the baseline:
Design reuleaux, start of the top module:
module reuleaux(input logic clk, input logic rst_n, input logic [2:0] colour,
                input logic [7:0] centre_x, input logic [6:0] centre_y, input logic [7:0] diameter,
                input logic start, output logic done,
                output logic [7:0] vga_x, output logic [6:0] vga_y,
                output logic [2:0] vga_colour, output logic vga_plot);
     logic [7:0] offset_y;
     logic load_offset_y;
     logic reset_offset_y;
     logic [7:0] offset_x;
     logic load_offset_x;
     logic reset_offset_x;
     logic signed [9:0] crit;
     logic load_crit_a;
     logic load_crit_b;
     logic reset_crit;
     logic [7:0] c_x3;                                       
     assign c_x3 = centre_x;
     logic [6:0] c_y3;                                       
     logic [50:0] c_y3_temp;
  ...
For scale: roughly 6700 cells after synthesis, roughly 49 I/O pins.
clock: 21.8 ns
lec_check: 0
abc_area: 1
cap_margin: 20
core_margin: 2
core_utilization: 62
cts_cluster_diameter: 206
cts_cluster_size: 98
place_density: 0.37
slew_margin: 20
tns_end_percent: 10
run.sh (not shown) runs the stock make flow with config.mk's settings and CLKGATE_MAP_FILE=.
Status: the baseline FAILED at 5_1_grt (tool error)
#### Input delta (the candidate over the baseline)
--- a/flow/config.mk
+++ b/flow/config.mk
@@ -11,4 +11,2 @@
-export CORE_UTILIZATION = 62
-export CTS_CLUSTER_DIAMETER = 206
-export CTS_CLUSTER_SIZE = 98
-export PLACE_DENSITY = 0.37
+export CORE_UTILIZATION = 72
+export PLACE_DENSITY = 0.4
@@ -16 +13,0 @@
-export TNS_END_PERCENT = 10
==> flow/constraint.sdc <==
create_clock -name core_clock -period 15.3 [get_ports {clk}]
set_input_delay 3.0600 -clock core_clock [delete_from_list [all_inputs] [get_ports {clk}]]
set_output_delay 3.0600 -clock core_clock [all_outputs]
set_load 0.01 [all_outputs]
Results
The candidate did not make it past 4_1_cts, where a tool error ended it. The candidate gives less die width than the baseline did. As far as adder-cell share of the synthesized area is concerned, the baseline and the candidate perform about the same. | pre-placement core utilization | higher: the candidate |. Status: number of top-level pins parity (the candidate, the baseline). On the candidate: HPWL reported at the end of detailed placement is about 17% higher than what the baseline gave. The candidate against the baseline: post-place setup slack down 4.27 ns; die size down about 14%; post-synthesis instance total flat.

---

reuleaux again, from the RTL that the note above started with.
Settings: LEC_CHECK=0, ABC_AREA=1, CAP_MARGIN=10, CELL_PAD_IN_SITES_DETAIL_PLACEMENT=1, CELL_PAD_IN_SITES_GLOBAL_PLACEMENT=1, CORE_ASPECT_RATIO=0.92, CORE_MARGIN=2, CORE_UTILIZATION=72, CTS_CLUSTER_SIZE=98, GPL_ROUTABILITY_DRIVEN=0, GPL_TIMING_DRIVEN=1, MIN_ROUTING_LAYER=met2, SETUP_SLACK_MARGIN=0.58, SLEW_MARGIN=0; clock period 69.6 ns.
The starting point did not get past global placement without I/O (3_1_place_gp_skip_io).
Edit:
CAP_MARGIN = 20   (was 10)
CELL_PAD_IN_SITES_GLOBAL_PLACEMENT = not set   (was 1)
CORE_ASPECT_RATIO = not set   (was 0.92)
CORE_UTILIZATION = 40   (was 72)
CTS_CLUSTER_SIZE = not set   (was 98)
GPL_ROUTABILITY_DRIVEN = not set   (was 0)
GPL_TIMING_DRIVEN = not set   (was 1)
MIN_ROUTING_LAYER = not set   (was met2)
SETUP_SLACK_MARGIN = not set   (was 0.58)
SLEW_MARGIN = 20   (was 0)
clock period = 40.0 ns   (was 69.6 ns; I/O delays follow)
The new run completed with no timing, DRC or antenna violations.
Synthesized area is unchanged.
Die size increases by 78%.
Synthesized cell count does not change.
Edit:
CELL_PAD_IN_SITES_GLOBAL_PLACEMENT = 1   (was not set)
CORE_ASPECT_RATIO = 1.98   (was not set)
CORE_MARGIN = 3   (was 2)
CORE_UTILIZATION = 65   (was 40)
CTS_CLUSTER_SIZE = 50   (was not set)
GPL_ROUTABILITY_DRIVEN = 1   (was not set)
MAX_ROUTING_LAYER = met4   (was not set)
SLEW_MARGIN = 15   (was 20)
After rerunning:
- The changed run died in global placement without I/O (3_1_place_gp_skip_io)
- synthesized cell count is unchanged
- area after synthesis stays the same
- die area is lower by well over a third
Edit:
ABC_AREA = not set   (was 1)
CELL_PAD_IN_SITES_DETAIL_PLACEMENT = not set   (was 1)
CELL_PAD_IN_SITES_GLOBAL_PLACEMENT = not set   (was 1)
CORE_ASPECT_RATIO = not set   (was 1.98)
CORE_MARGIN = 2   (was 3)
CORE_UTILIZATION = 72   (was 65)
CTS_CLUSTER_SIZE = not set   (was 50)
GPL_ROUTABILITY_DRIVEN = not set   (was 1)
MAX_ROUTING_LAYER = not set   (was met4)
SLEW_MARGIN = 20   (was 15)
clock period = 23.7 ns   (was 40.0 ns; I/O delays follow)
What happened: With this change the flow ended with an error in clock tree synthesis (4_1_cts); die size is lower by about a fifth; synthesized area is lower by a little under a tenth; synthesized cell count is lower by a quarter to a third.
